==> inputs of run E <==
==> flow/design.v <==
module Decoder (
input  wire [1:0] IN ,
output reg  [3:0] OUT
);
always @(*)
  begin
  OUT = 4'b0000 ;
    case (IN)
     2'b00 : OUT = 4'b0001 ;
     2'b01 : OUT = 4'b0010 ;          
     2'b10 : OUT = 4'b0100 ;     
     2'b11 : OUT = 4'b1000 ;     
   endcase
 end 
 endmodule
module ARITHMATIC_UNIT
  #(parameter IN_DATA_WIDTH= 16,
              OUT_DATA_WIDTH=16
  )
  (
  input wire      [IN_DATA_WIDTH-1:0]        A,
  input wire      [IN_DATA_WIDTH-1:0]        B,
  input wire      [1:0]                      ALU_FUN,
  input wire                                 Clk,
  input wire                                 RST,
  input wire                                 Arithmaitc_Enable,
  output reg     [OUT_DATA_WIDTH-1:0]       Arith_out,
  output reg                                Arith_Flag,
  output reg                                Carry_out
  );
   reg     [OUT_DATA_WIDTH-1:0]       Arith_out_signal;
   reg     [1:0]                      Arith_Flag_signal;
   wire                              Carry_out_signal;
always@(posedge Clk or negedge RST)
begin
  if(!RST)
    begin
      Arith_out<=0;
      Arith_Flag<=0;
      Carry_out<=0;
    end
  else 
    begin
     Arith_out<=Arith_out_signal;
     Arith_Flag<=Arith_Flag_signal;
     Carry_out<=Carry_out_signal;
    end
end
always@(*)
begin
  Arith_out_signal=16'b0;
  Arith_Flag_signal=1'b0;
  if(Arithmaitc_Enable)
    begin
      case(ALU_FUN)
        2'b00:begin
          Arith_out_signal=A+B;
            Arith_Flag_signal=1'b1;
        end
        2'b01:begin
          Arith_out_signal=A-B;
            Arith_Flag_signal=1'b1;
        end
        2'b10:begin
          Arith_out_signal=A*B;
            Arith_Flag_signal=1'b1;
        end
        2'b11:begin
          Arith_out_signal=(B==0)?32'h0000FFFF:A/B;
            Arith_Flag_signal=1'b1;
        end   
    endcase
    end
    else
      begin
        Arith_out_signal=16'b0;
        Arith_Flag_signal=1'b0;
      end
end
assign  Carry_out_signal= Arith_out_signal[IN_DATA_WIDTH];
endmodule
module LOGIC_UNIT
   #(parameter IN_DATA_WIDTH= 16,
              OUT_DATA_WIDTH=16
  )
  (
  input wire      [IN_DATA_WIDTH-1:0]        A,
  input wire      [IN_DATA_WIDTH-1:0]        B,
  input wire      [1:0]                      ALU_FUN,
  input wire                                 Clk,
  input wire                                 RST,
  input wire                                 LOGIC_Enable,
  output reg     [OUT_DATA_WIDTH-1:0]        LOGICAL_out,
  output reg                                 LOGICAL_Flag
  );
  reg [OUT_DATA_WIDTH-1:0]        LOGICAL_out_signal;
  reg                             LOGICAL_Flag_siganl;
  always@(posedge Clk or negedge RST)
  begin
    if(!RST)
      begin
      LOGICAL_out<=16'b0;
      LOGICAL_Flag<=1'b0;
      end
    else
      begin
      LOGICAL_out<=LOGICAL_out_signal;
      LOGICAL_Flag<=LOGICAL_Flag_siganl;
      end
  end
  always@(*)
  begin
    LOGICAL_Flag_siganl=1'b0;
    LOGICAL_out_signal=16'b0;
    if(LOGIC_Enable)
      begin
        case(ALU_FUN)
           2'b00 : begin
              LOGICAL_out_signal = A & B ;
              LOGICAL_Flag_siganl = 1'b1 ;              
		      end
          2'b01 : begin
              LOGICAL_out_signal = A | B ;
              LOGICAL_Flag_siganl = 1'b1 ;           
		      end
         2'b10 : begin
              LOGICAL_out_signal = ~(A & B) ;
              LOGICAL_Flag_siganl = 1'b1 ;           
		      end
         2'b11 : begin
              LOGICAL_out_signal = ~(A | B) ;
              LOGICAL_Flag_siganl = 1'b1 ;           
		      end
		    endcase
		   end
		   else
		     begin
		        LOGICAL_Flag_siganl=1'b0;
            LOGICAL_out_signal=16'b0;
		       end
		end
		endmodule
module SHIFT_UNIT  
   #(parameter IN_DATA_WIDTH= 16,
              OUT_DATA_WIDTH=16
  )
  (
  input wire      [IN_DATA_WIDTH-1:0]        A,
  input wire      [IN_DATA_WIDTH-1:0]        B,
  input wire      [1:0]                      ALU_FUN,
  input wire                                 Clk,
  input wire                                 RST,
  input wire                                 SHIFT_Enable,
  output reg     [OUT_DATA_WIDTH-1:0]        SHIFT_OUT,
  output reg                                 SHIFT_FLAG
  );
  reg [OUT_DATA_WIDTH-1:0]        SHIFT_OUT_SIGNAL;
  reg                             SHIFT_FLAG_SIGNAL;
  always@(posedge Clk or negedge RST)
  begin
    if(!RST)
      begin
        SHIFT_OUT<=16'b0;
        SHIFT_FLAG<=1'b0;
      end
    else
      begin
      SHIFT_OUT<=SHIFT_OUT_SIGNAL;
      SHIFT_FLAG<=SHIFT_FLAG_SIGNAL;
      end
  end
  always@(*)
  begin 
    SHIFT_OUT_SIGNAL = 1'b0 ;
    SHIFT_FLAG_SIGNAL = 1'b0 ;
	if(SHIFT_Enable)
      case (ALU_FUN)
      2'b00 : begin
              SHIFT_OUT_SIGNAL = A >> 1  ;
              SHIFT_FLAG_SIGNAL = 1'b1 ;              
		      end
      2'b01 : begin
              SHIFT_OUT_SIGNAL = A << 1 ;
              SHIFT_FLAG_SIGNAL = 1'b1 ;           
		      end
      2'b10 : begin
              SHIFT_OUT_SIGNAL = B >> 1 ;
              SHIFT_FLAG_SIGNAL = 1'b1 ;           
		      end
      2'b11 : begin
              SHIFT_OUT_SIGNAL = B << 1 ;
              SHIFT_FLAG_SIGNAL = 1'b1 ;           
		      end
      endcase
	else
	 begin
      SHIFT_OUT_SIGNAL = 1'b0 ;
      SHIFT_FLAG_SIGNAL = 1'b0 ;
     end
 end
 endmodule
module CMP_UNIT 
  #(parameter IN_DATA_WIDTH= 16,
              OUT_DATA_WIDTH=16
  )
    (
  input wire      [IN_DATA_WIDTH-1:0]        A,
  input wire      [IN_DATA_WIDTH-1:0]        B,
  input wire      [1:0]                      ALU_FUN,
  input wire                                 Clk,
  input wire                                 RST,
  input wire                                 CMP_Enable,
  output reg     [OUT_DATA_WIDTH-1:0]        CMP_out,
  output reg                                 CMP_Flag
  );
  reg [OUT_DATA_WIDTH-1:0]        CMP_out_signal;
  reg                             CMP_Flag_siganl;
  always@(posedge Clk or negedge RST)
  begin
    if(!RST)
      begin
        CMP_out<=16'b0;
        CMP_Flag<=1'b0; 
      end
    else
      begin
      CMP_out<=CMP_out_signal;
      CMP_Flag<=CMP_Flag_siganl;
      end
  end
  always@(*)
  begin
    CMP_Flag_siganl=1'b0;
    CMP_out_signal=16'b0;
    if(CMP_Enable)
      begin
        case(ALU_FUN)
           2'b00 : begin
              CMP_out_signal = 16'b0  ;
              CMP_Flag_siganl = 1'b1 ;              
		               end
           2'b01 : begin
              CMP_Flag_siganl = 1'b1 ;  
              if (A==B)
                CMP_out_signal = 16'b1;
              else
                CMP_out_signal = 16'b0;			  
		               end
          2'b10 : begin
              CMP_Flag_siganl = 1'b1 ;  
              if (A>B)
                CMP_out_signal = 16'b10;
              else
                CMP_out_signal = 16'b0;			  
		              end
          2'b11 : begin
              CMP_Flag_siganl = 1'b1 ; 
              if (A<B)
                CMP_out_signal = 16'b11;
              else
                CMP_out_signal = 16'b0;			  
		              end
		         endcase
		     end
		   else
		     begin
		        CMP_Flag_siganl=1'b0;
            CMP_out_signal=16'b0;
		       end
		end
		endmodule
module ALU_TOP 
  #(parameter INDATA_WIDTH=16,
              Arithmatic_width=INDATA_WIDTH+INDATA_WIDTH,
              Logic_Width= INDATA_WIDTH,
              Shift_Width=INDATA_WIDTH,
              CMP_Width=3
  )
(
input wire [INDATA_WIDTH-1:0]           A,
input wire [INDATA_WIDTH-1:0]           B,
input wire [3:0]                        ALU_FUN,
input wire                              CLK,
input wire                              RST,
output wire [Arithmatic_width-1:0]      Arith_OUT,
output wire [Logic_Width-1:0]           Logic_OUT,
output wire [Shift_Width-1:0]           Shift_OUT,
output wire [CMP_Width-1:0]             CMP_OUT,
output wire                             Arith_FLAG,
output wire                             Carry_OUT,
output wire                             Logic_FLAG,
output wire                             Shift_FLAG,
output wire                             CMP_FLAG
);
wire                  Arith_enable ;
wire                  Logic_enable ;
wire                  Shift_enable ;
wire                  CMP_enable ;
Decoder mapping_Decoder(
.IN(ALU_FUN[3:2]),
.OUT({Shift_enable,CMP_enable,Logic_enable,Arith_enable})
);
ARITHMATIC_UNIT #(.IN_DATA_WIDTH(INDATA_WIDTH),.OUT_DATA_WIDTH(Arithmatic_width))mapping_Arith
(
.A(A),
.B(B),
.ALU_FUN(ALU_FUN[1:0]),
.Clk(CLK),
.RST(RST),
.Arithmaitc_Enable(Arith_enable),
.Arith_out(Arith_OUT),
.Arith_Flag(Arith_FLAG),
.Carry_out(Carry_OUT)
);
LOGIC_UNIT #(.IN_DATA_WIDTH(INDATA_WIDTH),.OUT_DATA_WIDTH(Logic_Width))mapping_Logic
(
.A(A),
.B(B),
.ALU_FUN(ALU_FUN[1:0]),
.Clk(CLK),
.RST(RST),
.LOGIC_Enable(Logic_enable),
.LOGICAL_out(Logic_OUT),
.LOGICAL_Flag(Logic_FLAG)
);
SHIFT_UNIT  #(.IN_DATA_WIDTH(INDATA_WIDTH),.OUT_DATA_WIDTH(Shift_Width))mapping_Shift
(
.A(A),
.B(B),
.ALU_FUN(ALU_FUN[1:0]),
.Clk(CLK),
.RST(RST),
.SHIFT_Enable(Shift_enable),
.SHIFT_OUT(Shift_OUT),
.SHIFT_FLAG(Shift_FLAG)
);
CMP_UNIT #(.IN_DATA_WIDTH(INDATA_WIDTH),.OUT_DATA_WIDTH(CMP_Width))mapping_Cmp
(
.A(A),
.B(B),
.ALU_FUN(ALU_FUN[1:0]),
.Clk(CLK),
.RST(RST),
.CMP_Enable(CMP_enable),
.CMP_out(CMP_OUT),
.CMP_Flag(CMP_FLAG)
);
endmodule
==> flow/run.sh <==
#!/bin/bash
# the make line also repeats each setting of config.mk as NAME=value (left out here)
make -C /OpenROAD-flow-scripts/flow DESIGN_CONFIG=/design/flow/config.mk WORK_HOME=/design/flow/orfs CLKGATE_MAP_FILE= finish
==> flow/config.mk <==
export PLATFORM = sky130hd
export DESIGN_NAME = ALU_TOP
export DESIGN_NICKNAME = ALU_TOP
export VERILOG_FILES = /design/flow/design.v
export SDC_FILE = /design/flow/constraint.sdc
export NUM_CORES = 4
export LEC_CHECK = 0
export CAP_MARGIN = 20
export CORE_MARGIN = 2
export CORE_UTILIZATION = 72
export SETUP_SLACK_MARGIN = 0.32
export SLEW_MARGIN = 20
==> flow/constraint.sdc <==
create_clock -name core_clock -period 13.9 [get_ports {CLK}]
set_input_delay 2.7800 -clock core_clock [delete_from_list [all_inputs] [get_ports {CLK}]]
set_output_delay 2.7800 -clock core_clock [all_outputs]
set_load 0.01 [all_outputs]
==> run C (differences from run E) <==
--- a/flow/config.mk
+++ b/flow/config.mk
@@ -7,6 +7,7 @@
 export LEC_CHECK = 0
 export CAP_MARGIN = 20
 export CORE_MARGIN = 2
-export CORE_UTILIZATION = 72
-export SETUP_SLACK_MARGIN = 0.32
+export CORE_UTILIZATION = 68
+export CTS_CLUSTER_DIAMETER = 323
 export SLEW_MARGIN = 20
+export TNS_END_PERCENT = 40
==> flow/constraint.sdc (replaced) <==
create_clock -name core_clock -period 110.0 [get_ports {CLK}]
set_input_delay 22.0000 -clock core_clock [delete_from_list [all_inputs] [get_ports {CLK}]]
set_output_delay 22.0000 -clock core_clock [all_outputs]
set_load 0.01 [all_outputs]
==> run A (differences from run E) <==
--- a/flow/config.mk
+++ b/flow/config.mk
@@ -6,7 +6,10 @@
 export NUM_CORES = 4
 export LEC_CHECK = 0
 export CAP_MARGIN = 20
+export CORE_ASPECT_RATIO = 0.91
 export CORE_MARGIN = 2
 export CORE_UTILIZATION = 72
-export SETUP_SLACK_MARGIN = 0.32
+export CTS_CLUSTER_SIZE = 100
+export PLACE_DENSITY = 0.8
 export SLEW_MARGIN = 20
+export TNS_END_PERCENT = 40
==> flow/constraint.sdc (replaced) <==
create_clock -name core_clock -period 102.0 [get_ports {CLK}]
set_input_delay 20.4000 -clock core_clock [delete_from_list [all_inputs] [get_ports {CLK}]]
set_output_delay 20.4000 -clock core_clock [all_outputs]
set_load 0.01 [all_outputs]
==> summary of the runs <==
Count of clock-buffer cells in the layout is the same in run C and run A. Between run A and run C, the lower first-iteration DRC count is in run C (gap about 20%, measured against run C). Of run C and run A, run A has the higher via count (gap about 6%, measured against run A). Routed wire length: run C is lower than run A (7.2%). Sequential share of layout area: run A is lower than run C (0.14 points). In run A the worst hold slack is worse than in run C, by 1.4 ns. Run A finished but fails on setup timing. Run C went through all stages and came out clean. Run E stopped in detailed placement (3_5_place_dp) (DPL-0033). Sequential cell count is the same in run C and run A.
==> figures <==
| quantity | run A | run E | run C |
|---|---|---|---|
| Outcome | failed layout checks | stopped before the end | finished clean |
| Failing step | - | detailed placement (3_5_place_dp) | - |
| Layout check failures | setup timing | - | - |
| Max stage delay on crit path | 0.85 ns | - | 0.60 ns |
| Tap Count | 624 | - | 672 |
| Chip Footprint | 0.0499 sq mm | 0.0499 sq mm | 0.0528 sq mm |
| Actual transition at the worst max-transition pin | 1.14 ns | - | 1.30 ns |
| Number of buffer and inverter instances along the worst setup path | 21 | - | 19 |
| Wire length of the first global-routing pass | 192000 um | - | 186000 um |
| Number of ordinary and repair buffers in the finished layout | 495 | - | 417 |
| Min-Delay Path Class | input pin to async pin | - | input pin to async pin |
| Height of the chip | 213 um | 223 um | 230 um |
| Detail Route Antenna Nets | 0 | - | 0 |
| Least setup slack across all paths after layout | -1.83 ns | - | 3.54 ns |
| Category of the worst setup path launch point | input pin | - | input pin |
| Clock tree buffer count of the final layout | 9 | - | 9 |
| Pre-Place Util | 73.0% | 72.7% | 68.9% |
| Fin nets | 5728 | - | 5655 |

---

==> inputs of job 5543 <==
RTL: the design.v shown in full above, as it stands there.
make LEC_CHECK=0 ABC_AREA=0 CAP_MARGIN=10 CELL_PAD_IN_SITES_GLOBAL_PLACEMENT=0 CORE_MARGIN=2 CORE_UTILIZATION=72 CTS_CLUSTER_DIAMETER=343 GPL_TIMING_DRIVEN=1 MAX_ROUTING_LAYER=met4 MIN_ROUTING_LAYER=met1 PLACE_DENSITY=0.65 SETUP_SLACK_MARGIN=-2.0 SLEW_MARGIN=20 finish   # period 97.7 ns
run.sh (not shown) runs the stock make flow with config.mk's settings and CLKGATE_MAP_FILE=.
==> job 2339 (differences from job 5543) <==
- ABC_AREA: 0 -> unset
- CAP_MARGIN: 10 -> 0
- CELL_PAD_IN_SITES_GLOBAL_PLACEMENT: 0 -> unset
- CTS_CLUSTER_DIAMETER: 343 -> unset
- GPL_TIMING_DRIVEN: 1 -> unset
- MIN_ROUTING_LAYER: met1 -> unset
- PLACE_DENSITY: 0.65 -> 0.63
- SETUP_SLACK_MARGIN: -2.0 -> unset
==> flow/constraint.sdc (replaced) <==
create_clock -name core_clock -period 101.0 [get_ports {CLK}]
set_input_delay 20.2000 -clock core_clock [delete_from_list [all_inputs] [get_ports {CLK}]]
set_output_delay 20.2000 -clock core_clock [all_outputs]
set_load 0.01 [all_outputs]
==> job 4862 (differences from job 5543) <==
- ABC_AREA: 0 -> unset
- CAP_MARGIN: 10 -> 25
- CELL_PAD_IN_SITES_GLOBAL_PLACEMENT: 0 -> unset
- CORE_UTILIZATION: 72 -> 40
- CTS_CLUSTER_DIAMETER: 343 -> unset
- GPL_TIMING_DRIVEN: 1 -> unset
- MAX_ROUTING_LAYER: met4 -> unset
- MIN_ROUTING_LAYER: met1 -> unset
- PLACE_DENSITY: 0.65 -> unset
- SETUP_SLACK_MARGIN: -2.0 -> unset
==> flow/constraint.sdc (replaced) <==
create_clock -name core_clock -period 69.6 [get_ports {CLK}]
set_input_delay 13.9200 -clock core_clock [delete_from_list [all_inputs] [get_ports {CLK}]]
set_output_delay 13.9200 -clock core_clock [all_outputs]
set_load 0.01 [all_outputs]
==> notes <==
- First-iteration DRC count: job 4862 is lower than job 2339 (about 60%).
- Sequential cell count is the same in job 4862 and job 2339.
- Area after synthesis is the same in job 2339 and job 4862.
- Job 5543 failed in global routing (5_1_grt) on GRT-0116. Job 4862 completed and failed the layout checks on setup timing. Job 2339 ran to the end with violations: setup timing.
- Between job 2339 and job 4862, the lower worst setup slack is in job 4862 (gap 21 ns).
- Against job 4862, the non-clock buffer count of job 2339 is lower by 1295.
